`config.mk`:
```
export PLATFORM = sky130hd
export DESIGN_NAME = packet_parser
export DESIGN_NICKNAME = packet_parser
export VERILOG_FILES = /design/flow/design.v
export SDC_FILE = /design/flow/constraint.sdc
export NUM_CORES = 4
export LEC_CHECK = 0
export CAP_MARGIN = 20
export CORE_MARGIN = 2
export CORE_UTILIZATION = 40
export PLACE_DENSITY = 0.6
export SLEW_MARGIN = 20
```
`constraint.sdc`:
```
create_clock -name core_clock -period 8.67 [get_ports {clk}]
set_input_delay 1.7340 -clock core_clock [delete_from_list [all_inputs] [get_ports {clk}]]
set_output_delay 1.7340 -clock core_clock [all_outputs]
set_load 0.01 [all_outputs]
```
`design.v`:
```
module fifo #(parameter WIDTH = 592, DEPTH = 4) (
    input  logic                 clk,
    input  logic                 rst_n,
    input  logic                 pop,
    input  logic                 push,
    input  logic [WIDTH-1:0]     write_data,
    output logic [WIDTH-1:0]     read_data,
    output logic                 fifo_full,
    output logic                 fifo_empty
);
    logic [WIDTH-1:0] buffer [0:DEPTH-1];
    logic [$clog2(DEPTH)-1:0] read_pointer, write_pointer;
    logic [$clog2(DEPTH):0]   count;
    assign fifo_empty = (count == 0);
    assign fifo_full  = (count == DEPTH);
    assign read_data = buffer[read_pointer];
    always_ff @(posedge clk or negedge rst_n) begin
        if (!rst_n)
            count <= 0;
        else if (push && !fifo_full && !(pop && !fifo_empty))
            count <= count + 1;
        else if (pop && !fifo_empty && !(push && !fifo_full))
            count <= count - 1;
    end
    always_ff @(posedge clk or negedge rst_n) begin
        if (!rst_n) begin
            write_pointer <= 0;
            for (int k = 0; k < DEPTH; k++)
                buffer[k] <= 0;
        end 
        else if (push && !fifo_full) begin
            buffer[write_pointer] <= write_data;
            if (write_pointer == DEPTH-1)
                write_pointer <= 0;          
            else
                write_pointer <= write_pointer + 1;
        end
    end
    always_ff @(posedge clk or negedge rst_n) begin
        if (!rst_n) begin
            read_pointer <= 0;
        end
        else if (pop && !fifo_empty) begin
            if (read_pointer == DEPTH-1)
                read_pointer <= 0;           
            else
                read_pointer <= read_pointer + 1;
        end
    end
endmodule
module header_parser (
	input  logic         clk,
	input  logic         rst_n,
	input  logic         beat_valid,    
	input  logic [7:0]   beat_data,
	input  logic         beat_last,     
	output logic         meta_valid,    
	output logic [367:0] metadata
	);
localparam HDR_BYTES = 48;
logic [7:0]  hdr [0:HDR_BYTES-1];
logic [15:0] byte_cnt;                      
always_ff @(posedge clk or negedge rst_n) begin
	if (!rst_n) begin
		byte_cnt <= 0;
		for (int k = 0; k < HDR_BYTES; k++)
			hdr[k] <= 0;
	end
	else if (beat_valid) begin
		if (beat_last) begin
			byte_cnt <= 0;
			for (int k = 0; k < HDR_BYTES; k++)
				hdr[k] <= 0;
		end
		else begin
			for (int k = 0; k < HDR_BYTES; k++)
				if (byte_cnt == k)
					hdr[k] <= beat_data;
			if (byte_cnt != 16'hFFFF)
				byte_cnt <= byte_cnt + 1;
		end
	end
end
logic [7:0] h [0:HDR_BYTES-1];
genvar i;
generate
	for (i = 0; i < HDR_BYTES; i++) begin : BYPASS
		assign h[i] = (beat_valid && byte_cnt == i) ? beat_data : hdr[i];
	end
endgenerate
logic [47:0]  dest_mac, src_mac;
logic [15:0]  eth_type, total_length;
logic [3:0]   version, ihl;
logic [7:0]   protocol;
logic [31:0]  src_ip, dest_ip;
logic [111:0] payload;
logic [15:0]  pkt_bytes;
logic [15:0]  csum;
logic [15:0]  flags;
assign dest_mac     = {h[0], h[1], h[2], h[3], h[4], h[5]};
assign src_mac      = {h[6], h[7], h[8], h[9], h[10], h[11]};
assign eth_type     = {h[12], h[13]};
assign version      = h[14][7:4];
assign ihl          = h[14][3:0];
assign total_length = {h[16], h[17]};
assign protocol     = h[23];
assign src_ip       = {h[26], h[27], h[28], h[29]};
assign dest_ip      = {h[30], h[31], h[32], h[33]};
generate
	for (i = 0; i < 14; i++) begin : PAY
		assign payload[8*i +: 8] = h[34+i];
	end
endgenerate
assign pkt_bytes = (byte_cnt == 16'hFFFF) ? 16'hFFFF : byte_cnt + 16'd1;
logic [19:0] word_sum;
logic [16:0] fold1;
always_comb begin
	word_sum = 0;
	for (int w = 0; w < 10; w++)
		word_sum = word_sum + {4'b0, h[14+2*w], h[15+2*w]};
end
assign fold1 = {1'b0, word_sum[15:0]} + {13'b0, word_sum[19:16]};
assign csum  = fold1[15:0] + {15'b0, fold1[16]};
logic is_ipv4, is_ipv6, is_short, csum_ok, len_ok;
assign is_ipv4  = (eth_type == 16'h0800);
assign is_ipv6  = (eth_type == 16'h86DD);
assign is_short = (pkt_bytes < HDR_BYTES);
assign csum_ok  = is_ipv4 && (version == 4'd4) && (ihl == 4'd5) && (csum == 16'hFFFF);
assign len_ok   = is_ipv4 && ({1'b0, total_length} + 17'd14 == {1'b0, pkt_bytes});
assign flags    = {11'b0, len_ok, csum_ok, is_short, is_ipv6, is_ipv4};
assign meta_valid = beat_valid && beat_last;
assign metadata   = {flags, csum, pkt_bytes, payload, dest_ip, src_ip,
                     protocol, total_length, version, ihl, eth_type,
                     src_mac, dest_mac};
endmodule
module packet_parser (
	input  logic         clk,
	input  logic         rst_n,       
	input  logic         s_tvalid,
	input  logic [7:0]   s_tdata,
	input  logic         s_tlast,
	output logic         s_tready,
	output logic         m_tvalid,
	input  logic         m_tready,
	output logic [367:0] m_tdata
	);
localparam METADATA_WIDTH = 368;
logic                      fifo_full, fifo_empty;
logic                      push;
logic [METADATA_WIDTH-1:0] write_data;
assign s_tready = !fifo_full;
header_parser parser (
	.clk        (clk),
	.rst_n      (rst_n),
	.beat_valid (s_tvalid && s_tready),
	.beat_data  (s_tdata),
	.beat_last  (s_tlast),
	.meta_valid (push),
	.metadata   (write_data)
);
fifo #(.WIDTH(METADATA_WIDTH), .DEPTH(4)) meta_fifo (
	.clk        (clk),
	.rst_n      (rst_n),
	.pop        (m_tready),
	.push       (push),
	.write_data (write_data),
	.read_data  (m_tdata),
	.fifo_full  (fifo_full),
	.fifo_empty (fifo_empty)
);
assign m_tvalid = !fifo_empty;
endmodule
```
`run.sh`:
```
#!/bin/bash
# the make line also repeats each setting of config.mk as NAME=value (left out here)
make -C /OpenROAD-flow-scripts/flow DESIGN_CONFIG=/design/flow/config.mk WORK_HOME=/design/flow/orfs CLKGATE_MAP_FILE= finish
```
==> results of run 1 <==
-- per-stage QoR --
stage | setup TNS, ns | hold slack, ns | power, mW
finish | -114.42 | 0.474 | 22.9
global route | -137.75 | 0.497 | 23.8
CTS | -114.94 | 0.482 | 23.0
detailed placement | -221.26 | 0.469 | 14.4
global placement | -219.81 | 0.460 | 14.3
floorplan | -145.22 | 0.448 | 12.3
-- layout make-up --
type	count	area (µm²)
diodes	4	10.0
fillers	19137	108000
clock inverters	73	990
repair buffers	1009	8970
well taps	2805	3510
clock buffers	285	5640
multi-input cells	5370	35200
inverters	522	1960
flip-flops and latches	1835	45900
-- repair_timing --
item | CTS | global route
setup endpoints to repair | 68 | 68
gates resized | 40 | 37
pin swaps | 27 | 17
setup buffers | 20 | 6
hold buffers | 0 | 0
-- metal layers --
layer / up-vias / track usage / wire (µm)
met5: - / 0 / 56
met2: 2250 / 0.385 / 123000
met1: 32898 / 0.354 / 121000
met3: 467 / 0.0500 / 20200
met4: 8 / 0.0943 / 10700
li1: 30256 / - / -
==> impl_metrics.env, run 1 <==
# physical design summary
export IMPL_seq_area_frac_synth=0.542
export IMPL_rows=168
export IMPL_dp_cells=11520
export IMPL_ys_ff=1835
export IMPL_netlist_instances=8375
export IMPL_pg_comb_mw=4.95
export IMPL_numCtsBuffers=195
export IMPL_area_growth_pct=20.6
export IMPL_hp_start="meta_fifo.buffer[0][246]"
export IMPL_place_ws_ns=-4.42
export IMPL_worst_path_largest_cell_delay_ns=0.54
export IMPL_reg2reg_slack_ns=-2.69
export IMPL_cp_start_kind="input port"
export IMPL_fin_area_um2=102000
export IMPL_path_class="in2reg"
export IMPL_cp_end_kind="flop"
export IMPL_worstReg2RegEnd="meta_fifo.buffer[0][355]"
export IMPL_placed_cell_area_um2=95000
export IMPL_setup_worst_path_end="meta_fifo.buffer[0][355]"
export IMPL_most_common_cell="dfrtp_1"
export IMPL_power_frac_clock=0.375
export IMPL_post_route_period_util=1.32
export IMPL_warnings=105
export IMPL_cp_max_fo=5
export IMPL_cp_slowest_cell="or4_1"
export IMPL_num_vias=65879
export IMPL_crit_buf_inv=10
export IMPL_grt_max_degree=175
export IMPL_cts_path_max_buffers=3
export IMPL_synth_warnings=5
export IMPL_hold_path_end="meta_fifo.buffer[0][246]"
export IMPL_grtUsageTotal=0.252
export IMPL_instances_no_fill=11903
export IMPL_top_area_cell="dfrtp_1"
export IMPL_viasPerCell=5.53
export IMPL_drt_iter0_markers=7058
export IMPL_p_per_area_nw_per_um2=224
export IMPL_synth_chip_area_um2=84700
export IMPL_portBuffers=371
export IMPL_cp_top_family="simple AND/OR/NAND/NOR gates"
export IMPL_drv_cap=0
export IMPL_wl_um=276000
export IMPL_switchingPower_mw=7.48
export IMPL_grt_overflow=0
export IMPL_setup_viol=68
export IMPL_irDropWorstVdd_uv=345
export IMPL_worst_pin_slew_ns=1.26
export IMPL_slew_headroom=0.161
export IMPL_grt_pass1_vias=65439
export IMPL_avgRoutedWirePerCell_um=23.2
export IMPL_async_reset_ff_frac=1.00
export IMPL_root_buffer="clkbuf_16"
export IMPL_initCoreUtil=0.403
export IMPL_finClkSkew_ns=0.0651
export IMPL_cp_startpoint="s_tvalid"
export IMPL_synth_edff_count=0
export IMPL_dieWidth_um=464
export IMPL_worst_slack_ns=-2.74
export IMPL_simple_gate_share=0.0940
export IMPL_utilization=0.486
export IMPL_dp_hpwl_um=174000
export IMPL_syn_area_um2=84700
export IMPL_critPathMostFrequentCell="buf_4"
export IMPL_reg2regPathDepth=50
export IMPL_netlist_cell_type_count=85
export IMPL_topCombFamilyByArea="AND-OR/OR-AND gates"
export IMPL_clk_latency_ns=0.87
export IMPL_p_clk_mw=8.58
export IMPL_clkTransAtPathRegs_ns=0.06
export IMPL_coreArea_um2=210000
export IMPL_drv_slew=0
export IMPL_status="complete, but fails checks"
export IMPL_layout_nets=9115
export IMPL_fmax_mhz=87.6
export IMPL_powerSeq_mw=9.35
export IMPL_worstPathArrival_ns=12.17
export IMPL_synth_cellmix_compoundShare=0.173
export IMPL_gp_congestion=0.922
export IMPL_adder_share=0.0353
export IMPL_p_comb_frac=0.217
export IMPL_synth_area_per_cell_um2=10.1
export IMPL_antenna_found_initial=16
export IMPL_crit_cells=50
export IMPL_cts_tree="built"
export IMPL_hold_depth=2
export IMPL_cts_sinks=1835
export IMPL_pwr_share_seq=0.409
export IMPL_switching_share=0.327
export IMPL_synth_stat_cells=8375
export IMPL_ioPinCount=383
export IMPL_dr_pass1_iters=10
export IMPL_grt_first_pass_wirelength_um=415000
export IMPL_synthTopCellsByArea="dfrtp_1 54%, mux2i_1 8.7%, o21ai_0 8.4%, nand2_1 6.6%, a222oi_1 4.2%"
export IMPL_rsz0062_at_grt="true"
export IMPL_cts_max_level=4
export IMPL_required_ns=9.44
export IMPL_xor_area_frac=0.00900
export IMPL_ff_type="dfrtp_1"
export IMPL_p_int_mw=15.4
export IMPL_drc=0
export IMPL_die_h_um=464
export IMPL_period_needed_ns=11.41
export IMPL_postRouteAntennaNets=0
export IMPL_hold_violations=0
export IMPL_top_cell_area_share=0.542
export IMPL_ys_sh_mux=0.0938
export IMPL_power_group_top="registers"
export IMPL_leakage_nw=44.5
export IMPL_hold_path_class="reg2reg"
export IMPL_so_faults="setup timing"
export IMPL_chipArea_um2=215000
export IMPL_reg2reg_from="parser.byte_cnt[12]"
export IMPL_common_cells="1835 x dfrtp_1, 1497 x nand2_1, 1428 x o21ai_0"
==> run 2: changes to the inputs <==
- CELL_PAD_IN_SITES_DETAIL_PLACEMENT: default -> 0
- CELL_PAD_IN_SITES_GLOBAL_PLACEMENT: default -> 2
- CORE_ASPECT_RATIO: default -> 1.85
- CTS_CLUSTER_DIAMETER: default -> 145
- GPL_ROUTABILITY_DRIVEN: default -> 0
- HOLD_SLACK_MARGIN: default -> 0.09
- MIN_ROUTING_LAYER: default -> met2
- PLACE_DENSITY: 0.6 -> default
- SETUP_SLACK_MARGIN: default -> 0.26
- TNS_END_PERCENT: default -> 10
- clock period: 8.67 -> 13.5 ns (I/O delays scaled with it)
==> impl_metrics.env, run 2 <==
# physical design summary
export IMPL_synth_warnings=5
export IMPL_hold_violations=0
export IMPL_netlist_instances=8375
export IMPL_cts_tree="built"
export IMPL_switchingPower_mw=5.06
export IMPL_top_cell_area_share=0.542
export IMPL_avgRoutedWirePerCell_um=27.0
export IMPL_reg2reg_from="parser.byte_cnt[12]"
export IMPL_syn_area_um2=84700
export IMPL_dp_hpwl_um=188000
export IMPL_synth_stat_cells=8375
export IMPL_dieWidth_um=342
export IMPL_grt_overflow=0
export IMPL_cp_max_fo=4
export IMPL_cts_sinks=1835
export IMPL_cts_path_max_buffers=4
export IMPL_worst_slack_ns=0.521
export IMPL_initCoreUtil=0.403
export IMPL_hold_path_end="meta_fifo.buffer[0][70]"
export IMPL_netlist_cell_type_count=85
export IMPL_switching_share=0.346
export IMPL_pwr_share_seq=0.411
export IMPL_ff_type="dfrtp_1"
export IMPL_hold_path_class="reg2reg"
export IMPL_synth_chip_area_um2=84700
export IMPL_numCtsBuffers=186
export IMPL_worst_path_largest_cell_delay_ns=0.55
export IMPL_most_common_cell="dfrtp_1"
export IMPL_irDropWorstVdd_uv=218
export IMPL_ys_ff=1835
export IMPL_synth_cellmix_compoundShare=0.173
export IMPL_drc=0
export IMPL_portBuffers=371
export IMPL_rows=229
export IMPL_place_ws_ns=-0.905
export IMPL_reg2regPathDepth=52
export IMPL_ioPinCount=383
export IMPL_die_h_um=630
export IMPL_path_class="in2reg"
export IMPL_area_growth_pct=17.4
export IMPL_simple_gate_share=0.0940
export IMPL_synth_area_per_cell_um2=10.1
export IMPL_fmax_mhz=77.0
export IMPL_period_needed_ns=12.98
export IMPL_pg_comb_mw=3.38
export IMPL_instances_no_fill=11663
export IMPL_post_route_period_util=0.961
export IMPL_clkTransAtPathRegs_ns=0.07
export IMPL_slew_headroom=0.191
export IMPL_cp_end_kind="flop"
export IMPL_cp_top_family="simple AND/OR/NAND/NOR gates"
export IMPL_p_per_area_nw_per_um2=147
export IMPL_chipArea_um2=216000
export IMPL_clk_latency_ns=0.86
export IMPL_wl_um=315000
export IMPL_cp_startpoint="s_tvalid"
export IMPL_crit_buf_inv=10
export IMPL_num_vias=91437
export IMPL_antenna_found_initial=23
export IMPL_ys_sh_mux=0.0938
export IMPL_adder_share=0.0353
export IMPL_cp_slowest_cell="fa_1"
export IMPL_hold_depth=2
export IMPL_warnings=98
export IMPL_rsz0062_at_grt="true"
export IMPL_coreArea_um2=210000
export IMPL_dr_pass1_iters=10
export IMPL_drv_slew=0
export IMPL_viasPerCell=7.84
export IMPL_grt_pass1_vias=97566
export IMPL_required_ns=14.26
export IMPL_drv_cap=0
export IMPL_dp_cells=11262
export IMPL_status="timing/DRC/antenna clean"
export IMPL_p_int_mw=9.58
export IMPL_cp_start_kind="input port"
export IMPL_worstReg2RegEnd="meta_fifo.buffer[3][355]"
export IMPL_synthTopCellsByArea="dfrtp_1 54%, mux2i_1 8.7%, o21ai_0 8.4%, nand2_1 6.6%, a222oi_1 4.2%"
export IMPL_leakage_nw=43.0
export IMPL_p_comb_frac=0.231
export IMPL_p_clk_mw=5.24
export IMPL_root_buffer="clkbuf_16"
export IMPL_seq_area_frac_synth=0.542
export IMPL_async_reset_ff_frac=1.00
export IMPL_layout_nets=8882
export IMPL_drt_iter0_markers=17455
export IMPL_grt_max_degree=192
export IMPL_setup_viol=0
export IMPL_worst_pin_slew_ns=1.21
export IMPL_synth_edff_count=0
export IMPL_finClkSkew_ns=0.0547
export IMPL_common_cells="1835 x dfrtp_1, 1497 x nand2_1, 1428 x o21ai_0"
export IMPL_fin_area_um2=99400
export IMPL_power_group_top="registers"
export IMPL_power_frac_clock=0.358
export IMPL_grtUsageTotal=0.425
export IMPL_setup_worst_path_end="meta_fifo.buffer[3][355]"
export IMPL_postRouteAntennaNets=0
export IMPL_reg2reg_slack_ns=0.95
export IMPL_topCombFamilyByArea="AND-OR/OR-AND gates"
export IMPL_crit_cells=52
export IMPL_top_area_cell="dfrtp_1"
export IMPL_grt_first_pass_wirelength_um=458000
export IMPL_critPathMostFrequentCell="a21o_1"
export IMPL_powerSeq_mw=6.01
export IMPL_hp_start="meta_fifo.buffer[0][70]"
export IMPL_xor_area_frac=0.00900
export IMPL_cts_hold_fix_buffers=0
export IMPL_cts_max_level=4
export IMPL_worstPathArrival_ns=13.74
export IMPL_placed_cell_area_um2=92900
run 2: per-layer routing:
layer	vias up	wire, µm	track usage
met3	2560	123000	0.533
met2	26977	158000	0.522
met5	-	1900	0.109
met1	32243	0	-
met4	63	32200	0.107
li1	29594	-	-
run 2: area by class of cell:
cell class	instances	area, µm²
well taps	2772	3470
flip-flops and latches	1835	45900
clock buffers	289	5610
multi-input cells	5370	34900
inverters	522	1960
repair buffers	785	7180
fillers	20139	111000
diodes	61	153
clock inverters	29	228
run 2: what timing repair did:
action                     4_1_cts  5_1_grt
pin swaps                       12       53
setup endpoints to repair        8       28
gates resized                    8       56
setup buffers                    4       15
run 2: through the flow:
| step | power (mW) | setup TNS [ns] | hold WS, ns | utilization |
|---|---|---|---|---|
| after detailed placement | 9.34 | -8.90 | 0.469 | 0.442 |
| after global placement | 9.31 | -8.81 | 0.460 | 0.442 |
| after floorplan | 7.88 | 0 | 0.448 | - |
| after CTS | 14.5 | 0 | 0.483 | 0.470 |
| after global routing | 15.1 | 0 | 0.496 | 0.472 |
| final | 14.6 | 0 | 0.476 | 0.473 |
==> run 3: changes to the inputs <==
- ABC_AREA: default -> 1
- CELL_PAD_IN_SITES_DETAIL_PLACEMENT: 0 -> default
- CELL_PAD_IN_SITES_GLOBAL_PLACEMENT: 2 -> default
- CORE_ASPECT_RATIO: 1.85 -> default
- CORE_UTILIZATION: 40 -> 68
- CTS_CLUSTER_DIAMETER: 145 -> default
- CTS_CLUSTER_SIZE: default -> 17
- GPL_ROUTABILITY_DRIVEN: 0 -> default
- HOLD_SLACK_MARGIN: 0.09 -> default
- MIN_ROUTING_LAYER: met2 -> default
- PLACE_DENSITY: default -> 0.6
- SETUP_SLACK_MARGIN: 0.26 -> default
- TNS_END_PERCENT: 10 -> default
- clock period: 13.5 -> 5.15 ns (I/O delays scaled with it)
==> impl_metrics.env, run 3 <==
# physical design summary
export IMPL_status="complete, but fails checks"
export IMPL_so_faults="setup timing"
export IMPL_crit_buf_inv=11
export IMPL_topCombFamilyByArea="AND-OR/OR-AND gates"
export IMPL_most_common_cell="nand2_1"
export IMPL_grt_first_pass_wirelength_um=428000
export IMPL_syn_area_um2=86900
export IMPL_wl_um=274000
export IMPL_antenna_found_initial=7
export IMPL_grt_pass1_vias=76747
export IMPL_cts_path_max_buffers=3
export IMPL_setup_worst_path_end="meta_fifo.buffer[2][355]"
export IMPL_cts_max_level=4
export IMPL_area_growth_pct=19.3
export IMPL_reg2reg_from="parser.byte_cnt[0]"
export IMPL_num_vias=77085
export IMPL_portBuffers=371
export IMPL_initCoreUtil=0.683
export IMPL_synth_warnings=5
export IMPL_comb_area_um2=34500
export IMPL_synth_edff_count=0
export IMPL_clk_latency_ns=0.82
export IMPL_period_needed_ns=10.08
export IMPL_dieWidth_um=361
export IMPL_irDropWorstVdd_uv=466
export IMPL_pwr_share_seq=0.374
export IMPL_dp_hpwl_um=172000
export IMPL_path_class="reg2reg"
export IMPL_instances_no_fill=12671
export IMPL_switchingPower_mw=20.5
export IMPL_rsz0062_at_grt="true"
export IMPL_clkTransAtPathRegs_ns=0.06
export IMPL_crit_cells=69
export IMPL_synth_area_per_cell_um2=8.52
export IMPL_dp_cells=12253
export IMPL_dr_pass1_iters=9
export IMPL_warnings=98
export IMPL_xor_area_frac=0.00373
export IMPL_numCtsBuffers=185
export IMPL_coreArea_um2=127000
export IMPL_netlist_cell_type_count=55
export IMPL_gp_congestion=1.01
export IMPL_cp_end_kind="flop"
export IMPL_cp_top_family="simple AND/OR/NAND/NOR gates"
export IMPL_async_reset_ff_frac=1.00
export IMPL_simple_gate_share=0.144
export IMPL_cp_max_fo=4
export IMPL_fin_area_um2=104000
export IMPL_synth_chip_area_um2=86900
export IMPL_cts_sinks=1835
export IMPL_common_cells="2443 x nand2_1, 1835 x dfrtp_1, 1605 x o21ai_0"
export IMPL_netlist_instances=10199
export IMPL_cts_tree="built"
export IMPL_pg_comb_mw=21.2
export IMPL_p_comb_frac=0.381
export IMPL_nFillCells=8107
export IMPL_viasPerCell=6.08
export IMPL_post_route_period_util=1.96
export IMPL_place_ws_ns=-5.93
export IMPL_required_ns=5.88
export IMPL_cp_start_kind="flop"
export IMPL_chipArea_um2=131000
export IMPL_hold_path_class="in2async"
export IMPL_top_area_cell="dfrtp_1"
export IMPL_utilization=0.814
export IMPL_setup_viol=68
export IMPL_powerSeq_mw=20.9
export IMPL_power_group_top="combinational logic"
export IMPL_layout_nets=11037
export IMPL_switching_share=0.368
export IMPL_leakage_nw=49.2
export IMPL_p_clk_mw=13.7
export IMPL_avgRoutedWirePerCell_um=21.7
export IMPL_worst_pin_slew_ns=1.17
export IMPL_p_per_area_nw_per_um2=539
export IMPL_grt_overflow=0
export IMPL_finClkSkew_ns=0.0253
export IMPL_drc=0
export IMPL_reg2regPathDepth=69
export IMPL_top_cell_area_share=0.529
export IMPL_fmax_mhz=99.2
export IMPL_seq_area_frac_synth=0.529
export IMPL_synth_cellmix_compoundShare=0.204
export IMPL_adder_share=0.0342
export IMPL_worstReg2RegEnd="meta_fifo.buffer[2][355]"
export IMPL_die_h_um=361
export IMPL_ioPinCount=383
export IMPL_cp_slowest_cell="fa_1"
export IMPL_reg2reg_slack_ns=-4.93
export IMPL_grt_max_degree=183
export IMPL_slew_headroom=0.222
export IMPL_grtUsageTotal=0.421
export IMPL_rows=131
export IMPL_ys_sh_mux=0.000130
export IMPL_worstPathArrival_ns=10.81
export IMPL_ys_ff=1835
export IMPL_worst_path_largest_cell_delay_ns=0.54
export IMPL_root_buffer="clkbuf_16"
export IMPL_postRouteAntennaNets=0
export IMPL_critPathMostFrequentCell="nor2_4"
export IMPL_synth_stat_cells=10199
export IMPL_hold_violations=0
export IMPL_ff_type="dfrtp_1"
export IMPL_drv_cap=0
export IMPL_worst_slack_ns=-4.93
export IMPL_seq_area_um2=45900
export IMPL_placed_cell_area_um2=96000
export IMPL_drv_slew=0
export IMPL_whs_ns=0.134
export IMPL_p_int_mw=35.3
export IMPL_power_frac_clock=0.245
export IMPL_drt_iter0_markers=8330
export IMPL_synthTopCellsByArea="dfrtp_1 53%, nand2_1 11%, o21ai_0 9.2%, inv_1 5.4%, a21oi_1 4.5%"
export IMPL_cp_startpoint="parser.byte_cnt[0]"
run 3: metrics by stage:
step                TNS [ns]  power [mW]
finish               -288.14        55.8
detailed placement   -358.68        41.3
global placement     -341.11        40.6
global route         -323.64        58.6
floorplan            -260.72        31.6
CTS                  -273.92        55.4
run 3: cell type report:
cell class | count | area share
clock inverter | 52 | 0.00632
antenna | 6 | 0.000145
tap | 1662 | 0.0201
inverter | 1262 | 0.0464
multi-input combinational | 6451 | 0.333
clock buffer | 283 | 0.0531
timing repair buffer | 1120 | 0.0974
sequential | 1835 | 0.443
run 3: repair_timing:
action                                  4_1_cts  5_1_grt
hold buffers                                  0        0
endpoints found under the setup margin       68       69
cloned                                        0        0
pin swaps                                    67       69
resized                                     142       99
setup buffers                                73       22
run 3: layer usage:
layer | up-vias | track usage | share of wire
li1 | 34463 | - | -
met1 | 37652 | 0.560 | 0.38
met2 | 4031 | 0.654 | 0.46
met5 | - | 0 | 0.00030
met4 | 14 | 0.246 | 0.062
met3 | 925 | 0.0795 | 0.095
==> run 4: changes to the inputs <==
- ABC_AREA: 1 -> default
- CAP_MARGIN: 20 -> 40
- CORE_UTILIZATION: 68 -> 72
- HOLD_SLACK_MARGIN: default -> 0.29
- PLACE_DENSITY: 0.6 -> default
- PLACE_DENSITY_LB_ADDON: default -> 0.0
- SETUP_SLACK_MARGIN: default -> 1.94
- SLEW_MARGIN: 20 -> 35
- TNS_END_PERCENT: default -> 5
- clock period: 5.15 -> 7.39 ns (I/O delays scaled with it)
==> impl_metrics.env, run 4 <==
# physical design summary
export IMPL_status="complete, but fails checks"
export IMPL_so_faults="setup timing"
export IMPL_reg2regPathDepth=48
export IMPL_pg_comb_mw=5.85
export IMPL_initCoreUtil=0.728
export IMPL_setup_worst_path_end="meta_fifo.buffer[3][355]"
export IMPL_drc=0
export IMPL_post_route_period_util=1.58
export IMPL_crit_buf_inv=7
export IMPL_worstPathArrival_ns=12.39
export IMPL_period_needed_ns=11.66
export IMPL_top_cell_area_share=0.542
export IMPL_ys_ff=1835
export IMPL_cp_start_kind="input port"
export IMPL_worst_slack_ns=-4.27
export IMPL_antenna_found_initial=13
export IMPL_worst_path_largest_cell_delay_ns=0.55
export IMPL_p_per_area_nw_per_um2=262
export IMPL_hold_violations=0
export IMPL_cp_top_family="simple AND/OR/NAND/NOR gates"
export IMPL_slew_headroom=0.423
export IMPL_pwr_share_seq=0.418
export IMPL_netlist_instances=8375
export IMPL_p_clk_mw=9.49
export IMPL_synth_area_per_cell_um2=10.1
export IMPL_grt_max_degree=236
export IMPL_synth_stat_cells=8375
export IMPL_cp_max_fo=4
export IMPL_worstReg2RegEnd="meta_fifo.buffer[3][355]"
export IMPL_nFillCells=5995
export IMPL_warnings=125
export IMPL_synth_chip_area_um2=84700
export IMPL_synth_edff_count=0
export IMPL_most_common_cell="dfrtp_1"
export IMPL_rsz0062_at_grt="true"
export IMPL_drv_slew=0
export IMPL_power_frac_clock=0.360
export IMPL_synth_cellmix_compoundShare=0.173
export IMPL_cts_path_max_buffers=3
export IMPL_xor_area_frac=0.00900
export IMPL_chipArea_um2=120000
export IMPL_netlist_cell_type_count=85
export IMPL_die_h_um=347
export IMPL_grtUsageTotal=0.442
export IMPL_required_ns=8.12
export IMPL_p_comb_frac=0.222
export IMPL_p_total_mw=26.3
export IMPL_path_class="in2reg"
export IMPL_coreArea_um2=116000
export IMPL_rows=125
export IMPL_adder_share=0.0353
export IMPL_clkTransAtPathRegs_ns=0.06
export IMPL_topCombFamilyByArea="AND-OR/OR-AND gates"
export IMPL_numCtsBuffers=178
export IMPL_cp_startpoint="s_tvalid"
export IMPL_num_vias=70877
export IMPL_ys_sh_mux=0.0938
export IMPL_dr_pass1_iters=13
export IMPL_wl_um=267000
export IMPL_drv_cap=0
export IMPL_irDropWorstVdd_uv=345
export IMPL_dieWidth_um=347
export IMPL_hold_depth=2
export IMPL_cp_end_kind="flop"
export IMPL_grt_first_pass_wirelength_um=411000
export IMPL_cp_slowest_cell="or4_1"
export IMPL_switchingPower_mw=8.47
export IMPL_setup_viol=68
export IMPL_portBuffers=371
export IMPL_viasPerCell=6.67
export IMPL_p_int_mw=17.9
export IMPL_dp_hpwl_um=161000
export IMPL_cts_max_level=4
export IMPL_hold_path_class="reg2reg"
export IMPL_reg2reg_from="parser.byte_cnt[10]"
export IMPL_hold_path_end="meta_fifo.buffer[0][26]"
export IMPL_grt_overflow=0
export IMPL_syn_area_um2=84700
export IMPL_cts_sinks=1835
export IMPL_top_area_cell="dfrtp_1"
export IMPL_leakage_nw=44.5
export IMPL_clk_latency_ns=0.84
export IMPL_cts_tree="built"
export IMPL_fmax_mhz=85.7
export IMPL_common_cells="1835 x dfrtp_1, 1497 x nand2_1, 1428 x o21ai_0"
export IMPL_seq_area_frac_synth=0.542
export IMPL_synthTopCellsByArea="dfrtp_1 54%, mux2i_1 8.7%, o21ai_0 8.4%, nand2_1 6.6%, a222oi_1 4.2%"
export IMPL_crit_cells=49
export IMPL_postRouteAntennaNets=0
export IMPL_simple_gate_share=0.0940
export IMPL_hp_start="meta_fifo.buffer[0][26]"
export IMPL_layout_nets=9131
export IMPL_worst_pin_slew_ns=0.860
export IMPL_synth_warnings=5
export IMPL_reg2reg_slack_ns=-4.22
export IMPL_grt_pass1_vias=71409
export IMPL_finClkSkew_ns=0.0453
export IMPL_ioPinCount=383
export IMPL_switching_share=0.322
export IMPL_power_group_top="registers"
export IMPL_powerSeq_mw=11.0
export IMPL_drt_iter0_markers=10238
export IMPL_ff_type="dfrtp_1"
export IMPL_root_buffer="clkbuf_16"
export IMPL_tns_ns=-216.18
export IMPL_area_growth_pct=18.7
export IMPL_gp_congestion=0.976
export IMPL_async_reset_ff_frac=1.00
export IMPL_avgRoutedWirePerCell_um=25.1
## run 4: what timing repair did
action | in CTS | in global routing
hold buffers | 0 | 0
buffers inserted | 22 | 13
endpoints found under the setup margin | 84 | 101
resized | 76 | 38
cloned | 0 | 0
pin swaps | 53 | 23
## run 4: final cells by class
cell class,count,area (µm²),area share
well taps,1524,1910,0.0190
inverters,522,1960,0.0195
clock inverters,52,694,0.00691
multi-input cells,5370,35100,0.349
clock buffers,271,5400,0.0537
repair buffers,1042,9570,0.0952
flip-flops and latches,1835,45900,0.457
diodes,5,12.5,0.000124
## run 4: layer usage
layer / track usage / share of wire
met5: 0 / 0.00047
met2: 0.678 / 0.46
met3: 0.112 / 0.12
met4: 0.229 / 0.056
met1: 0.589 / 0.36
## run 4: stage by stage
step / instances / hold WS (ns) / worst slack (ns) / instance area (µm²) / util
after floorplan: 8385 / 0.448 / -4.34 / 85000 / -
after global placement: 10239 / 0.460 / -5.16 / 93200 / 0.801
after detailed placement: 10246 / 0.470 / -5.39 / 93400 / 0.803
after CTS: 10591 / 0.483 / -4.10 / 99900 / 0.859
after global routing: 10617 / 0.497 / -4.63 / 101000 / 0.864
final: 10621 / 0.479 / -4.27 / 101000 / 0.864
==> run 5: changes to the inputs <==
- CAP_MARGIN: 40 -> 20
- CORE_UTILIZATION: 72 -> 19
- CTS_CLUSTER_SIZE: 17 -> default
- HOLD_SLACK_MARGIN: 0.29 -> default
- PLACE_DENSITY: default -> 0.6
- PLACE_DENSITY_LB_ADDON: 0.0 -> default
- SETUP_SLACK_MARGIN: 1.94 -> default
- SLEW_MARGIN: 35 -> 20
- TNS_END_PERCENT: 5 -> default
- clock period: 7.39 -> 20.2 ns (I/O delays scaled with it)
==> impl_metrics.env, run 5 <==
# physical design summary
export IMPL_place_ws_ns=3.12
export IMPL_viasPerCell=4.33
export IMPL_wl_um=299000
export IMPL_die_h_um=672
export IMPL_clk_latency_ns=0.92
export IMPL_chipArea_um2=451000
export IMPL_topCombFamilyByArea="AND-OR/OR-AND gates"
export IMPL_worst_pin_slew_ns=1.26
export IMPL_postCtsSetupBuffers=0
export IMPL_cts_resized=0
export IMPL_cp_max_fo=17
export IMPL_path_class="in2reg"
export IMPL_p_int_mw=6.67
export IMPL_antenna_found_initial=21
export IMPL_period_needed_ns=16.27
export IMPL_irDropWorstVdd_uv=97.1
export IMPL_postRouteAntennaNets=0
export IMPL_synth_warnings=5
export IMPL_setup_viol=0
export IMPL_syn_area_um2=84700
export IMPL_reg2reg_slack_ns=6.55
export IMPL_synth_stat_cells=8375
export IMPL_ioPinCount=383
export IMPL_cp_start_kind="input port"
export IMPL_layout_nets=8655
export IMPL_netlist_cell_type_count=85
export IMPL_xor_area_frac=0.00900
export IMPL_common_cells="1835 x dfrtp_1, 1497 x nand2_1, 1428 x o21ai_0"
export IMPL_p_per_area_nw_per_um2=97.8
export IMPL_numCtsBuffers=201
export IMPL_portBuffers=371
export IMPL_ff_type="dfrtp_1"
export IMPL_nFillCells=48050
export IMPL_grtUsageTotal=0.129
export IMPL_slew_headroom=0.160
export IMPL_rsz0062_at_grt="false"
export IMPL_cp_end_kind="flop"
export IMPL_finClkSkew_ns=0.125
export IMPL_cts_sinks=1835
export IMPL_gp_congestion=0.873
export IMPL_synth_area_per_cell_um2=10.1
export IMPL_adder_share=0.0353
export IMPL_power_frac_clock=0.384
export IMPL_simple_gate_share=0.0940
export IMPL_dieWidth_um=672
export IMPL_cp_slowest_cell="or4_1"
export IMPL_cts_path_max_buffers=4
export IMPL_utilization=0.229
export IMPL_pwr_share_seq=0.403
export IMPL_setup_worst_path_end="meta_fifo.buffer[1][355]"
export IMPL_p_clk_mw=3.82
export IMPL_async_reset_ff_frac=1.00
export IMPL_netlist_instances=8375
export IMPL_crit_cells=51
export IMPL_pg_comb_mw=2.13
export IMPL_drv_cap=0
export IMPL_rows=245
export IMPL_grt_max_degree=197
export IMPL_hp_start="meta_fifo.buffer[0][243]"
export IMPL_most_common_cell="dfrtp_1"
export IMPL_required_ns=21.03
export IMPL_powerSeq_mw=4.01
export IMPL_post_route_period_util=0.805
export IMPL_cts_hold_fix_buffers=0
export IMPL_clkTransAtPathRegs_ns=0.06
export IMPL_switchingPower_mw=3.30
export IMPL_hold_depth=2
export IMPL_grt_pass1_vias=61594
export IMPL_reg2reg_from="meta_fifo.count[0]"
export IMPL_drc=0
export IMPL_leakage_nw=42.1
export IMPL_cp_top_family="simple AND/OR/NAND/NOR gates"
export IMPL_dr_pass1_iters=7
export IMPL_fmax_mhz=61.5
export IMPL_worstPathArrival_ns=17.10
export IMPL_p_total_mw=9.97
export IMPL_seq_area_frac_synth=0.542
export IMPL_root_buffer="clkbuf_16"
export IMPL_cp_startpoint="s_tvalid"
export IMPL_worst_path_largest_cell_delay_ns=0.69
export IMPL_ys_ff=1835
export IMPL_grt_first_pass_wirelength_um=436000
export IMPL_initCoreUtil=0.191
export IMPL_reg2regPathDepth=51
export IMPL_power_group_top="registers"
export IMPL_cts_max_level=4
export IMPL_warnings=72
export IMPL_hold_violations=0
export IMPL_seq_area_um2=45900
export IMPL_num_vias=63082
export IMPL_tns_ns=0
export IMPL_top_area_cell="dfrtp_1"
export IMPL_worstReg2RegEnd="meta_fifo.buffer[1][355]"
export IMPL_synth_cellmix_compoundShare=0.173
export IMPL_hold_path_class="reg2reg"
export IMPL_drt_iter0_markers=6163
export IMPL_worst_slack_ns=3.93
export IMPL_top_cell_area_share=0.542
export IMPL_p_comb_frac=0.214
export IMPL_hold_path_end="meta_fifo.buffer[0][243]"
export IMPL_crit_buf_inv=7
export IMPL_status="timing/DRC/antenna clean"
export IMPL_comb_area_um2=34600
export IMPL_area_growth_pct=20.3
export IMPL_synth_edff_count=0
export IMPL_avgRoutedWirePerCell_um=20.5
export IMPL_cts_tree="built"
export IMPL_dp_hpwl_um=195000
export IMPL_switching_share=0.331
export IMPL_synthTopCellsByArea="dfrtp_1 54%, mux2i_1 8.7%, o21ai_0 8.4%, nand2_1 6.6%, a222oi_1 4.2%"
export IMPL_synth_chip_area_um2=84700
export IMPL_coreArea_um2=444000
export IMPL_grt_overflow=0
export IMPL_drv_slew=0
export IMPL_ys_sh_mux=0.0938
-- run 5: final cells by class --
class                   count  area share
clock buffers             286      0.0574
multi-input cells        5370       0.339
diodes                     13    0.000319
flip-flops and latches   1835       0.451
repair buffers            543      0.0506
well taps                5928      0.0728
clock inverters            75     0.00955
inverters                 522      0.0192
-- run 5: stage by stage --
stage | hold slack, ns | cell area [µm²] | std cells
floorplan | 0.448 | 84700 | 8385
global placement | 0.460 | 95000 | 14196
detailed placement | 0.469 | 95000 | 14197
CTS | 0.481 | 102000 | 14558
global route | 0.492 | 102000 | 14561
finish | 0.474 | 102000 | 14572
-- run 5: per-layer routing --
layer	up-vias	GRT usage	wire [µm]
met5	-	0	7
met4	2	0.0502	12000
met3	412	0.0164	16000
met2	1876	0.214	142000
met1	31411	0.169	129000
li1	29381	-	-
==> run 6: changes to the inputs <==
- ABC_AREA: default -> 0
- CAP_MARGIN: 20 -> 40
- CORE_ASPECT_RATIO: default -> 1.07
- CORE_UTILIZATION: 19 -> 72
- CTS_CLUSTER_DIAMETER: default -> 377
- CTS_CLUSTER_SIZE: default -> 17
- PLACE_DENSITY: 0.6 -> default
- PLACE_DENSITY_LB_ADDON: default -> 0.19
- SETUP_SLACK_MARGIN: default -> 1.49
- clock period: 20.2 -> 5.0 ns (I/O delays scaled with it)
==> impl_metrics.env, run 6 <==
# physical design summary
export IMPL_reg2reg_slack_ns=-6.37
export IMPL_worst_slack_ns=-6.37
export IMPL_whs_ns=0.225
export IMPL_ys_sh_mux=0.0938
export IMPL_synth_warnings=5
export IMPL_p_int_mw=24.0
export IMPL_area_growth_pct=17.5
export IMPL_dr_pass1_iters=12
export IMPL_worstPathArrival_ns=12.02
export IMPL_setup_viol=68
export IMPL_reg2reg_from="parser.byte_cnt[8]"
export IMPL_coreArea_um2=117000
export IMPL_p_per_area_nw_per_um2=369
export IMPL_cp_end_kind="flop"
export IMPL_cts_sinks=1835
export IMPL_wl_um=276000
export IMPL_layout_nets=9195
export IMPL_leakage_nw=44.3
export IMPL_cts_hold_fix_buffers=0
export IMPL_pwr_share_seq=0.442
export IMPL_switchingPower_mw=12.6
export IMPL_most_common_cell="dfrtp_1"
export IMPL_drc=0
export IMPL_clk_latency_ns=0.79
export IMPL_syn_area_um2=84700
export IMPL_cts_tree="built"
export IMPL_so_faults="setup timing"
export IMPL_drt_iter0_markers=10657
export IMPL_die_h_um=359
export IMPL_fmax_mhz=88.0
export IMPL_viasPerCell=6.82
export IMPL_finClkSkew_ns=0.0666
export IMPL_rows=130
export IMPL_status="complete, but fails checks"
export IMPL_switching_share=0.345
export IMPL_warnings=96
export IMPL_setup_worst_path_end="meta_fifo.buffer[1][355]"
export IMPL_synth_edff_count=0
export IMPL_cts_max_level=3
export IMPL_num_vias=71881
export IMPL_p_comb_frac=0.308
export IMPL_topCombFamilyByArea="AND-OR/OR-AND gates"
export IMPL_placed_cell_area_um2=94200
export IMPL_power_frac_clock=0.250
export IMPL_critPathMostFrequentCell="a21o_1"
export IMPL_crit_cells=44
export IMPL_rsz0062_at_grt="true"
export IMPL_clkTransAtPathRegs_ns=0.09
export IMPL_cp_max_fo=5
export IMPL_chipArea_um2=120000
export IMPL_cp_start_kind="flop"
export IMPL_top_area_cell="dfrtp_1"
export IMPL_p_clk_mw=9.15
export IMPL_p_total_mw=36.7
export IMPL_pg_comb_mw=11.3
export IMPL_ys_ff=1835
export IMPL_cts_path_max_buffers=3
export IMPL_synth_stat_cells=8375
export IMPL_worst_path_largest_cell_delay_ns=0.53
export IMPL_antenna_found_initial=6
export IMPL_reg2regPathDepth=44
export IMPL_cp_top_family="simple AND/OR/NAND/NOR gates"
export IMPL_top_cell_area_share=0.542
export IMPL_path_class="reg2reg"
export IMPL_synth_cellmix_compoundShare=0.173
export IMPL_power_group_top="registers"
export IMPL_synth_chip_area_um2=84700
export IMPL_required_ns=5.65
export IMPL_async_reset_ff_frac=1.00
export IMPL_irDropWorstVdd_uv=298
export IMPL_postRouteAntennaNets=0
export IMPL_synth_area_per_cell_um2=10.1
export IMPL_crit_buf_inv=3
export IMPL_netlist_cell_type_count=85
export IMPL_grtUsageTotal=0.443
export IMPL_worstReg2RegEnd="meta_fifo.buffer[1][355]"
export IMPL_adder_share=0.0353
export IMPL_grt_overflow=0
export IMPL_ioPinCount=383
export IMPL_seq_area_frac_synth=0.542
export IMPL_common_cells="1835 x dfrtp_1, 1497 x nand2_1, 1428 x o21ai_0"
export IMPL_initCoreUtil=0.723
export IMPL_root_buffer="clkbuf_16"
export IMPL_netlist_instances=8375
export IMPL_cp_startpoint="parser.byte_cnt[8]"
export IMPL_slew_headroom=0.373
export IMPL_gp_congestion=0.973
export IMPL_numCtsBuffers=117
export IMPL_portBuffers=371
export IMPL_worst_pin_slew_ns=0.941
export IMPL_hold_path_class="in2async"
export IMPL_post_route_period_util=2.27
export IMPL_grt_max_degree=165
export IMPL_dp_hpwl_um=166000
export IMPL_period_needed_ns=11.37
export IMPL_synthTopCellsByArea="dfrtp_1 54%, mux2i_1 8.7%, o21ai_0 8.4%, nand2_1 6.6%, a222oi_1 4.2%"
export IMPL_hold_violations=0
export IMPL_drv_slew=0
export IMPL_dieWidth_um=336
export IMPL_fin_area_um2=99500
export IMPL_grt_first_pass_wirelength_um=409000
export IMPL_drv_cap=0
export IMPL_avgRoutedWirePerCell_um=26.2
export IMPL_xor_area_frac=0.00900
export IMPL_cp_slowest_cell="or4b_4"
export IMPL_simple_gate_share=0.0940
export IMPL_ff_type="dfrtp_1"
export IMPL_grt_pass1_vias=70890
export IMPL_powerSeq_mw=16.2
[run 6: metrics by stage]
| stage | util | setup WS (ns) | std cells | TNS (ns) |
|---|---|---|---|---|
| final | 0.850 | -6.37 | 10539 | -365.01 |
| after global placement | 0.803 | -7.14 | 10289 | -410.91 |
| after CTS | 0.842 | -6.35 | 10484 | -362.22 |
| after detailed placement | 0.804 | -7.32 | 10295 | -414.81 |
| after floorplan | - | -6.24 | 8385 | -344.87 |
| after global routing | 0.850 | -6.74 | 10537 | -390.60 |
[run 6: repair_timing]
item / in CTS / in global routing
buffers inserted: 46 / 33
pin swaps: 73 / 87
cloned: 18 / 20
setup endpoints to repair: 438 / 653
gates resized: 234 / 271
[run 6: metal layers]
layer / vias up / wire length, µm / part of all wire / global-route usage
met5: - / 92 / 0.00033 / 0
met4: 12 / 19300 / 0.070 / 0.257
met3: 1189 / 35100 / 0.13 / 0.104
met2: 5043 / 124000 / 0.45 / 0.678
met1: 35334 / 96800 / 0.35 / 0.587
li1: 30303 / - / - / -
[run 6: final cells by class]
cell class / count / area (µm²)
Clock buffer: 120 / 2980
Fill cell: 6184 / 17600
Clock inverter: 5 / 76.3
Timing Repair Buffer: 1167 / 11300
Antenna cell: 2 / 5.00
Inverter: 522 / 1960
Sequential cell: 1835 / 45900
Tap cell: 1518 / 1900
Multi-Input combinational cell: 5370 / 35300
==> run 7: changes to the inputs <==
- ABC_AREA: 0 -> 1
- CAP_MARGIN: 40 -> 20
- CELL_PAD_IN_SITES_GLOBAL_PLACEMENT: default -> 0
- CORE_ASPECT_RATIO: 1.07 -> default
- CORE_MARGIN: 2 -> 9
- CORE_UTILIZATION: 72 -> 52
- CTS_CLUSTER_DIAMETER: 377 -> 162
- CTS_CLUSTER_SIZE: 17 -> default
- PLACE_DENSITY: default -> 0.8
- PLACE_DENSITY_LB_ADDON: 0.19 -> default
- SETUP_SLACK_MARGIN: 1.49 -> default
- TNS_END_PERCENT: default -> 95
- clock period: 5.0 -> 8.1 ns (I/O delays scaled with it)
==> impl_metrics.env, run 7 <==
# physical design summary
export IMPL_hold_depth=2
export IMPL_adder_share=0.0342
export IMPL_so_faults="setup timing"
export IMPL_reg2reg_slack_ns=-1.91
export IMPL_p_clk_mw=8.79
export IMPL_p_per_area_nw_per_um2=343
export IMPL_placed_cell_area_um2=96000
export IMPL_gp_congestion=0.965
export IMPL_rsz0062_at_grt="true"
export IMPL_async_reset_ff_frac=1.00
export IMPL_cp_startpoint="s_tvalid"
export IMPL_leakage_nw=48.7
export IMPL_ioPinCount=383
export IMPL_simple_gate_share=0.144
export IMPL_setup_viol=68
export IMPL_num_vias=75790
export IMPL_syn_area_um2=86900
export IMPL_grt_overflow=0
export IMPL_crit_cells=68
export IMPL_slew_headroom=0.129
export IMPL_setup_worst_path_end="meta_fifo.buffer[1][355]"
export IMPL_ys_sh_mux=0.000130
export IMPL_synth_chip_area_um2=86900
export IMPL_reg2regPathDepth=69
export IMPL_dieWidth_um=427
export IMPL_drt_iter0_markers=8422
export IMPL_dr_pass1_iters=6
export IMPL_wl_um=282000
export IMPL_synth_cellmix_compoundShare=0.204
export IMPL_worst_pin_slew_ns=1.31
export IMPL_root_buffer="clkbuf_16"
export IMPL_antenna_found_initial=2
export IMPL_xor_area_frac=0.00373
export IMPL_area_growth_pct=19.1
export IMPL_synth_warnings=5
export IMPL_grt_max_degree=230
export IMPL_power_group_top="combinational logic"
export IMPL_seq_area_frac_synth=0.529
export IMPL_worst_path_largest_cell_delay_ns=0.56
export IMPL_synth_edff_count=0
export IMPL_synthTopCellsByArea="dfrtp_1 53%, nand2_1 11%, o21ai_0 9.2%, inv_1 5.4%, a21oi_1 4.5%"
export IMPL_critPathMostFrequentCell="buf_4"
export IMPL_ys_ff=1835
export IMPL_worst_slack_ns=-2.00
export IMPL_pwr_share_seq=0.373
export IMPL_numCtsBuffers=187
export IMPL_status="complete, but fails checks"
export IMPL_chipArea_um2=182000
export IMPL_p_comb_frac=0.380
export IMPL_post_route_period_util=1.25
export IMPL_p_int_mw=22.1
export IMPL_synth_stat_cells=10199
export IMPL_switching_share=0.377
export IMPL_hold_path_end="meta_fifo.buffer[1][301]"
export IMPL_clkTransAtPathRegs_ns=0.06
export IMPL_top_area_cell="dfrtp_1"
export IMPL_fin_area_um2=103000
export IMPL_cts_path_max_buffers=3
export IMPL_place_ws_ns=-3.65
export IMPL_grt_pass1_vias=75098
export IMPL_irDropWorstVdd_uv=301
export IMPL_netlist_instances=10199
export IMPL_warnings=99
export IMPL_most_common_cell="nand2_1"
export IMPL_viasPerCell=5.78
export IMPL_switchingPower_mw=13.4
export IMPL_netlist_cell_type_count=55
export IMPL_coreArea_um2=166000
export IMPL_cp_start_kind="input port"
export IMPL_die_h_um=427
export IMPL_cts_max_level=4
export IMPL_avgRoutedWirePerCell_um=21.5
export IMPL_top_cell_area_share=0.529
export IMPL_portBuffers=371
export IMPL_worstReg2RegEnd="meta_fifo.buffer[1][355]"
export IMPL_hold_violations=0
export IMPL_required_ns=8.84
export IMPL_initCoreUtil=0.525
export IMPL_met3WireLength_um=23000
export IMPL_cp_top_family="simple AND/OR/NAND/NOR gates"
export IMPL_finClkSkew_ns=0.0740
export IMPL_drv_cap=0
export IMPL_cp_slowest_cell="fa_2"
export IMPL_topCombFamilyByArea="AND-OR/OR-AND gates"
export IMPL_wl_met2_um=132000
export IMPL_highest_layer="met5"
export IMPL_cp_end_kind="flop"
export IMPL_worstPathArrival_ns=10.83
export IMPL_crit_buf_inv=21
export IMPL_tns_ns=-95.17
export IMPL_period_needed_ns=10.10
export IMPL_layout_nets=10967
export IMPL_drc=0
export IMPL_grt_first_pass_wirelength_um=436000
export IMPL_reg2reg_from="parser.byte_cnt[0]"
export IMPL_fmax_mhz=99.1
export IMPL_rows=149
export IMPL_path_class="in2reg"
export IMPL_pg_comb_mw=13.5
export IMPL_hp_start="meta_fifo.buffer[1][301]"
export IMPL_hold_path_class="reg2reg"
export IMPL_cp_max_fo=5
export IMPL_whs_ns=0.478
export IMPL_drv_slew=0
export IMPL_grtUsageTotal=0.304
export IMPL_dp_hpwl_um=177000
export IMPL_cts_sinks=1835
export IMPL_clk_latency_ns=0.85
export IMPL_power_frac_clock=0.247
export IMPL_synth_area_per_cell_um2=8.52
export IMPL_common_cells="2443 x nand2_1, 1835 x dfrtp_1, 1605 x o21ai_0"
export IMPL_powerSeq_mw=13.3
export IMPL_ff_type="dfrtp_1"
export IMPL_postRouteAntennaNets=0
export IMPL_met1_length_um=110000
export IMPL_cts_tree="built"
-- run 7: metal layers --
metal / vias to the layer above / global-route usage
li1: 34298 / -
met1: 37182 / 0.395
met2: 3540 / 0.489
met3: 766 / 0.0525
met4: 4 / 0.165
met5: - / 0
-- run 7: area by class of cell --
type	instances	area [µm²]
flip-flops and latches	1835	45900
clock inverters	62	866
repair buffers	1048	9310
well taps	2189	2740
multi-input cells	6451	34500
diodes	2	5.00
inverters	1262	4820
fillers	13466	62100
clock buffers	264	5350
-- run 7: timing repair --
action                     in CTS  in global routing
gates resized                 131                106
pin swaps                      67                 81
hold buffers                    0                  0
setup buffers                  58                 16
setup endpoints to repair      68                 68
-- run 7: metrics by stage --
step / std cells / util / total power [mW]
after floorplan: 10209 / - / 20.1
after global placement: 12725 / 0.580 / 26.0
after detailed placement: 12725 / 0.580 / 26.5
after CTS: 13104 / 0.622 / 35.4
after global routing: 13111 / 0.625 / 37.4
final: 13113 / 0.625 / 35.5
==> run 8: changes to the inputs <==
- ABC_AREA: 1 -> default
- CELL_PAD_IN_SITES_GLOBAL_PLACEMENT: 0 -> default
- CORE_MARGIN: 9 -> 2
- CORE_UTILIZATION: 52 -> 71
- CTS_CLUSTER_DIAMETER: 162 -> default
- PLACE_DENSITY: 0.8 -> 0.6
- TNS_END_PERCENT: 95 -> default
- clock period: 8.1 -> 20.2 ns (I/O delays scaled with it)
==> impl_metrics.env, run 8 <==
# physical design summary
export IMPL_cp_end_kind="flop"
export IMPL_wl_um=250000
export IMPL_crit_buf_inv=3
export IMPL_ys_ff=1835
export IMPL_grt_max_degree=269
export IMPL_setup_worst_path_end="meta_fifo.buffer[3][355]"
export IMPL_synth_chip_area_um2=84700
export IMPL_power_group_top="registers"
export IMPL_p_per_area_nw_per_um2=99.8
export IMPL_async_reset_ff_frac=1.00
export IMPL_leakage_nw=41.6
export IMPL_critPathMostFrequentCell="fa_1"
export IMPL_cts_sinks=1835
export IMPL_most_common_cell="dfrtp_1"
export IMPL_worst_path_largest_cell_delay_ns=0.69
export IMPL_synth_edff_count=0
export IMPL_worstReg2RegEnd="meta_fifo.buffer[3][355]"
export IMPL_ff_type="dfrtp_1"
export IMPL_xor_area_frac=0.00900
export IMPL_topCombFamilyByArea="AND-OR/OR-AND gates"
export IMPL_synthTopCellsByArea="dfrtp_1 54%, mux2i_1 8.7%, o21ai_0 8.4%, nand2_1 6.6%, a222oi_1 4.2%"
export IMPL_top_area_cell="dfrtp_1"
export IMPL_setup_viol=0
export IMPL_die_h_um=349
export IMPL_switchingPower_mw=3.02
export IMPL_initCoreUtil=0.716
export IMPL_cp_top_family="simple AND/OR/NAND/NOR gates"
export IMPL_drt_iter0_markers=9260
export IMPL_period_needed_ns=16.43
export IMPL_dp_hpwl_um=149000
export IMPL_drc=0
export IMPL_switching_share=0.318
export IMPL_dr_pass1_iters=7
export IMPL_antenna_found_initial=6
export IMPL_grt_overflow=0
export IMPL_warnings=97
export IMPL_ys_sh_mux=0.0938
export IMPL_required_ns=20.92
export IMPL_utilization=0.806
export IMPL_synth_stat_cells=8375
export IMPL_layout_nets=8596
export IMPL_rows=126
export IMPL_irDropWorstVdd_uv=164
export IMPL_area_growth_pct=12.5
export IMPL_p_total_mw=9.50
export IMPL_cts_path_max_buffers=3
export IMPL_status="timing/DRC/antenna clean"
export IMPL_viasPerCell=6.61
export IMPL_cp_start_kind="input port"
export IMPL_gp_congestion=0.931
export IMPL_worstPathArrival_ns=17.15
export IMPL_simple_gate_share=0.0940
export IMPL_common_cells="1835 x dfrtp_1, 1497 x nand2_1, 1428 x o21ai_0"
export IMPL_grtUsageTotal=0.414
export IMPL_postCtsSetupBuffers=0
export IMPL_num_vias=66703
export IMPL_root_buffer="clkbuf_16"
export IMPL_powerSeq_mw=4.02
export IMPL_reg2regPathDepth=48
export IMPL_hold_depth=2
export IMPL_slew_headroom=0.118
export IMPL_grt_pass1_vias=66080
export IMPL_fmax_mhz=60.9
export IMPL_tns_ns=0
export IMPL_hold_violations=0
export IMPL_seq_area_frac_synth=0.542
export IMPL_coreArea_um2=118000
export IMPL_cts_tree="built"
export IMPL_drv_cap=0
export IMPL_synth_warnings=5
export IMPL_clk_latency_ns=0.82
export IMPL_path_class="in2reg"
export IMPL_p_int_mw=6.48
export IMPL_cp_max_fo=9
export IMPL_cts_resized=0
export IMPL_postRouteAntennaNets=0
export IMPL_crit_cells=45
export IMPL_rsz0062_at_grt="false"
export IMPL_hold_path_class="reg2reg"
export IMPL_pwr_share_seq=0.423
export IMPL_grt_first_pass_wirelength_um=388000
export IMPL_hold_path_end="meta_fifo.buffer[0][252]"
export IMPL_cp_slowest_cell="or4_1"
export IMPL_finClkSkew_ns=0.0203
export IMPL_cp_startpoint="s_tvalid"
export IMPL_top_cell_area_share=0.542
export IMPL_nFillCells=7374
export IMPL_clkTransAtPathRegs_ns=0.06
export IMPL_syn_area_um2=84700
export IMPL_netlist_instances=8375
export IMPL_numCtsBuffers=181
export IMPL_p_clk_mw=3.45
export IMPL_hp_start="meta_fifo.buffer[0][252]"
export IMPL_pg_comb_mw=2.03
export IMPL_worst_pin_slew_ns=1.32
export IMPL_cts_max_level=4
export IMPL_portBuffers=371
export IMPL_power_frac_clock=0.363
export IMPL_ioPinCount=383
export IMPL_chipArea_um2=122000
export IMPL_p_comb_frac=0.214
export IMPL_synth_cellmix_compoundShare=0.173
export IMPL_avgRoutedWirePerCell_um=24.8
export IMPL_reg2reg_from="parser.byte_cnt[0]"
export IMPL_cts_hold_fix_buffers=0
export IMPL_synth_area_per_cell_um2=10.1
export IMPL_reg2reg_slack_ns=6.39
export IMPL_dieWidth_um=349
export IMPL_adder_share=0.0353
export IMPL_drv_slew=0
export IMPL_post_route_period_util=0.813
export IMPL_netlist_cell_type_count=85
-- run 8: metrics by stage --
| step | hold slack [ns] | area [µm²] | instances | setup WS [ns] |
|---|---|---|---|---|
| after global placement | 0.460 | 89100 | 9764 | 3.47 |
| after floorplan | 0.448 | 84700 | 8385 | 4.84 |
| after detailed placement | 0.469 | 89100 | 9764 | 3.17 |
| after CTS | 0.482 | 95200 | 10090 | 3.95 |
| after global routing | 0.490 | 95300 | 10094 | 3.02 |
| final | 0.475 | 95300 | 10096 | 3.77 |
-- run 8: cell type report --
class | instances | area (µm²) | area share
diodes | 3 | 7.51 | 0.0000788
clock buffers | 290 | 5600 | 0.0587
clock inverters | 36 | 488 | 0.00512
inverters | 522 | 1960 | 0.0206
multi-input cells | 5370 | 34500 | 0.362
flip-flops and latches | 1835 | 45900 | 0.482
well taps | 1536 | 1920 | 0.0202
repair buffers | 504 | 4890 | 0.0513
-- run 8: per-layer routing --
metal | GRT usage | share of wire
met1 | 0.578 | 0.39
met2 | 0.622 | 0.45
met3 | 0.102 | 0.11
met4 | 0.183 | 0.045
met5 | 0 | 0.00012
==> run 9: changes to the inputs <==
- CAP_MARGIN: 20 -> 40
- CELL_PAD_IN_SITES_GLOBAL_PLACEMENT: default -> 0
- CORE_ASPECT_RATIO: default -> 1.37
- CORE_UTILIZATION: 71 -> 61
- CTS_CLUSTER_SIZE: default -> 55
- GPL_ROUTABILITY_DRIVEN: default -> 0
- PLACE_DENSITY: 0.6 -> default
- SETUP_SLACK_MARGIN: default -> 1.71
- clock period: 20.2 -> 19.4 ns (I/O delays scaled with it)
==> impl_metrics.env, run 9 <==
# physical design summary
export IMPL_required_ns=20.15
export IMPL_reg2reg_slack_ns=5.46
export IMPL_root_buffer="clkbuf_16"
export IMPL_hold_violations=0
export IMPL_numCtsBuffers=175
export IMPL_grt_overflow=0
export IMPL_hp_start="meta_fifo.buffer[0][252]"
export IMPL_num_vias=64973
export IMPL_p_comb_frac=0.228
export IMPL_ys_ff=1835
export IMPL_worst_slack_ns=2.97
export IMPL_cp_max_fo=17
export IMPL_power_group_top="registers"
export IMPL_setup_worst_path_end="meta_fifo.buffer[1][355]"
export IMPL_hold_path_end="meta_fifo.buffer[0][252]"
export IMPL_die_h_um=440
export IMPL_adder_share=0.0353
export IMPL_switchingPower_mw=3.19
export IMPL_clkTransAtPathRegs_ns=0.07
export IMPL_wl_um=253000
export IMPL_reg2reg_from="parser.byte_cnt[2]"
export IMPL_xor_area_frac=0.00900
export IMPL_synthTopCellsByArea="dfrtp_1 54%, mux2i_1 8.7%, o21ai_0 8.4%, nand2_1 6.6%, a222oi_1 4.2%"
export IMPL_portBuffers=371
export IMPL_coreArea_um2=138000
export IMPL_dieWidth_um=322
export IMPL_switching_share=0.322
export IMPL_initCoreUtil=0.612
export IMPL_most_common_cell="dfrtp_1"
export IMPL_synth_warnings=5
export IMPL_cp_slowest_cell="or4_1"
export IMPL_dp_hpwl_um=159000
export IMPL_tns_ns=0
export IMPL_critPathMostFrequentCell="fa_1"
export IMPL_cts_sinks=1835
export IMPL_synth_cellmix_compoundShare=0.173
export IMPL_top_cell_area_share=0.542
export IMPL_common_cells="1835 x dfrtp_1, 1497 x nand2_1, 1428 x o21ai_0"
export IMPL_netlist_instances=8375
export IMPL_syn_area_um2=84700
export IMPL_cts_resized=0
export IMPL_cts_tree="built"
export IMPL_dr_pass1_iters=10
export IMPL_topCombFamilyByArea="AND-OR/OR-AND gates"
export IMPL_top_area_cell="dfrtp_1"
export IMPL_drt_iter0_markers=6643
export IMPL_chipArea_um2=142000
export IMPL_drc=0
export IMPL_worstPathArrival_ns=17.18
export IMPL_pwr_share_seq=0.423
export IMPL_seq_area_frac_synth=0.542
export IMPL_p_int_mw=6.70
export IMPL_irDropWorstVdd_uv=125
export IMPL_postCtsSetupBuffers=0
export IMPL_place_ws_ns=2.44
export IMPL_synth_stat_cells=8375
export IMPL_avgRoutedWirePerCell_um=24.1
export IMPL_hold_path_class="reg2reg"
export IMPL_period_needed_ns=16.43
export IMPL_cp_end_kind="flop"
export IMPL_netlist_cell_type_count=85
export IMPL_reg2regPathDepth=49
export IMPL_synth_area_per_cell_um2=10.1
export IMPL_ioPinCount=383
export IMPL_finClkSkew_ns=0.0249
export IMPL_power_frac_clock=0.349
export IMPL_cp_start_kind="input port"
export IMPL_grt_pass1_vias=63791
export IMPL_rows=160
export IMPL_drv_slew=0
export IMPL_antenna_found_initial=8
export IMPL_simple_gate_share=0.0940
export IMPL_setup_viol=0
export IMPL_leakage_nw=42.1
export IMPL_synth_chip_area_um2=84700
export IMPL_ff_type="dfrtp_1"
export IMPL_path_class="in2reg"
export IMPL_crit_cells=49
export IMPL_p_clk_mw=3.45
export IMPL_layout_nets=8665
export IMPL_cts_max_level=4
export IMPL_cp_startpoint="s_tvalid"
export IMPL_synth_edff_count=0
export IMPL_crit_buf_inv=6
export IMPL_grt_first_pass_wirelength_um=390000
export IMPL_ys_sh_mux=0.0938
export IMPL_warnings=85
export IMPL_p_per_area_nw_per_um2=102
export IMPL_drv_cap=0
export IMPL_powerSeq_mw=4.18
export IMPL_grtUsageTotal=0.360
export IMPL_cp_top_family="simple AND/OR/NAND/NOR gates"
export IMPL_worst_pin_slew_ns=1.13
export IMPL_worst_path_largest_cell_delay_ns=0.69
export IMPL_pg_comb_mw=2.25
export IMPL_cts_path_max_buffers=3
export IMPL_cts_hold_fix_buffers=0
export IMPL_area_growth_pct=14.2
export IMPL_viasPerCell=6.20
export IMPL_rsz0062_at_grt="false"
export IMPL_hold_depth=2
export IMPL_post_route_period_util=0.847
export IMPL_grt_max_degree=212
export IMPL_slew_headroom=0.249
export IMPL_async_reset_ff_frac=1.00
export IMPL_fmax_mhz=60.9
export IMPL_status="timing/DRC/antenna clean"
export IMPL_worstReg2RegEnd="meta_fifo.buffer[1][355]"
export IMPL_clk_latency_ns=0.84
export IMPL_postRouteAntennaNets=0
run 9: layout make-up:
class                           instances  area [µm²]
Multi-Input combinational cell       5370       34500
Inverter                              522        1960
Clock inverter                         42         485
Timing Repair Buffer                  579        6310
Sequential cell                      1835       45900
Antenna cell                            5        12.5
Fill cell                           10733       41600
Tap cell                             1863        2330
Clock buffer                          264        5220
run 9: layer usage:
metal	global-route usage	routed length, µm	part of all wire	vias up
met2	0.562	117000	0.46	2638
met1	0.495	104000	0.41	32402
met3	0.0670	20100	0.080	587
met4	0.158	12100	0.048	4
li1	-	-	-	29342
met5	0	25	0.000099	-
run 9: through the flow:
stage          cell area, µm²  std cells  utilization  hold WS, ns  power [mW]
6_report                96700      10480        0.699        0.476        9.88
4_1_cts                 96500      10460        0.697        0.483        9.89
5_1_grt                 96700      10475        0.699        0.494        10.2
3_5_place_dp            90800      10154        0.656        0.470        6.46
3_3_place_gp            89500      10091        0.647        0.460        6.32
2_1_floorplan           84700       8385            -        0.448        5.48
Power and IR drop assume default switching activity.
